==> flow/design.v (excerpt) <==
module sdram_controller (
        input   clk,
        input   rst,
        output  sdram_cle,
        output  sdram_cs,
        output  sdram_cas,
        output  sdram_ras,
        output  sdram_we,
        output  sdram_dqm,
        output  [1:0]  sdram_ba,
        output  [12:0] sdram_a,
        input   [31:0] sdram_dqi,
        output  [31:0] sdram_dqo,
        input   [22:0] user_addr,    
        input   rw,                  
        input   [31:0] data_in,      
        output  [31:0] data_out,     
        output  busy,                
        input   in_valid,            
        output  out_valid            
    );
    localparam tCASL            = 13'd2;        
    localparam tPRE             = 13'd2;        
    localparam tACT             = 13'd2;        
    localparam tREF             = 13'd6;        
    localparam tRef_Counter     = 10'd750;     
    wire [22:0] addr;
    wire [12:0] Mapped_RA;
    wire [1:0]  Mapped_BA;
    wire [7:0]  Mapped_CA;
    reg        req_rw_q;
    reg [22:0] req_addr_q;
    reg [31:0] req_data_q;
    reg        start_q;
    wire        eff_rw   = start_q ? req_rw_q   : rw;
    wire [22:0] eff_addr = start_q ? req_addr_q : user_addr;
    wire [31:0] eff_data = start_q ? req_data_q : data_in;
  ...
clock: 4.2 ns
lec_check: 0
cap_margin: 20
cell_pad_in_sites_global_placement: 3
core_margin: 2
core_utilization: 40
cts_cluster_diameter: 191
gpl_routability_driven: 0
gpl_timing_driven: 0
hold_slack_margin: -0.03
max_routing_layer: met4
place_density: 0.89
setup_slack_margin: 0.45
slew_margin: 20
run.sh (not shown) runs the stock make flow with config.mk's settings and CLKGATE_MAP_FILE=.
The first run reached the layout checks and failed them: setup timing.
Then changed:
- CELL_PAD_IN_SITES_GLOBAL_PLACEMENT: 3 -> unset
- GPL_ROUTABILITY_DRIVEN: 0 -> unset
- GPL_TIMING_DRIVEN: 0 -> unset
- MAX_ROUTING_LAYER: met4 -> unset
- PLACE_DENSITY: 0.89 -> unset
- PLACE_DENSITY_LB_ADDON: unset -> 0.08
- SETUP_SLACK_MARGIN: 0.45 -> unset
Outcome:
- The changed run finished with timing, DRC and antenna clean
- sequential power barely changes
- design area came out lower by about 4.4%
- routed wire length is lower by 8.1%
- clock-buffer cell count fell by 12
- critical path depth falls by 4
- maximum frequency rose by 15%
- clock skew rises by 8.1 ps
Then changed:
- CAP_MARGIN: 20 -> 35
- CELL_PAD_IN_SITES_DETAIL_PLACEMENT: unset -> 2
- CORE_MARGIN: 2 -> 4
- CTS_CLUSTER_DIAMETER: 191 -> 347
- CTS_CLUSTER_SIZE: unset -> 20
- HOLD_SLACK_MARGIN: -0.03 -> 0.14
- MAX_ROUTING_LAYER: unset -> met4
- PLACE_DENSITY_LB_ADDON: 0.08 -> unset
=> With this change the flow finished but failed the layout checks on setup timing. Wire length grows by well over a third. Sequential share of layout area grows by 0.76 points. Maximum frequency shrinks by a little under a tenth. Cell count shrinks slightly. Total power shrinks by roughly a tenth. Worst setup slack is worse by 370 ps. Non-clock buffer count grows by 7. Flip-flop count does not change. First-iteration DRC count grows by well over a third. Design area shrinks slightly. Clock-buffer cell count shrinks by 22.
Then changed:
- CAP_MARGIN: 35 -> 20
- CELL_PAD_IN_SITES_DETAIL_PLACEMENT: 2 -> unset
- CORE_MARGIN: 4 -> 2
- CORE_UTILIZATION: 40 -> 59
- CTS_CLUSTER_DIAMETER: 347 -> unset
- CTS_CLUSTER_SIZE: 20 -> unset
- HOLD_SLACK_MARGIN: 0.14 -> unset
- MAX_ROUTING_LAYER: met4 -> unset
- clock period: 4.2 -> 2.32 ns (I/O delays scaled with it)
Outcome: The new run produced a layout that fails on setup timing. Final area grows by 9.8%. Final cell count grows by about 2%. Clock skew shrinks by 18 ps.

* * *

sdram_controller again, from the RTL that the note above started with.
Settings: LEC_CHECK=0, CAP_MARGIN=35, CELL_PAD_IN_SITES_GLOBAL_PLACEMENT=3, CORE_ASPECT_RATIO=1.85, CORE_MARGIN=2, CORE_UTILIZATION=71, CTS_CLUSTER_DIAMETER=364, GPL_ROUTABILITY_DRIVEN=1, GPL_TIMING_DRIVEN=0, MAX_ROUTING_LAYER=met5, PLACE_DENSITY=0.89, SETUP_SLACK_MARGIN=0.45, SLEW_MARGIN=20; clock period 4.58 ns.
The baseline aborted during global placement without I/O (3_1_place_gp_skip_io).
Rerun with:
CAP_MARGIN = 20   (was 35)
CELL_PAD_IN_SITES_GLOBAL_PLACEMENT = not set   (was 3)
CORE_ASPECT_RATIO = not set   (was 1.85)
CORE_UTILIZATION = 40   (was 71)
CTS_CLUSTER_DIAMETER = not set   (was 364)
GPL_ROUTABILITY_DRIVEN = not set   (was 1)
GPL_TIMING_DRIVEN = not set   (was 0)
MAX_ROUTING_LAYER = not set   (was met5)
PLACE_DENSITY = not set   (was 0.89)
SETUP_SLACK_MARGIN = not set   (was 0.45)
clock period = 4.17 ns   (was 4.58 ns; I/O delays follow)
What happened: This time the run completed without violations. Die area grows by well over a third. Synthesized area stays the same. Synthesized cell count does not change.
No activity file was given, so power comes from the tool's default toggle rates.
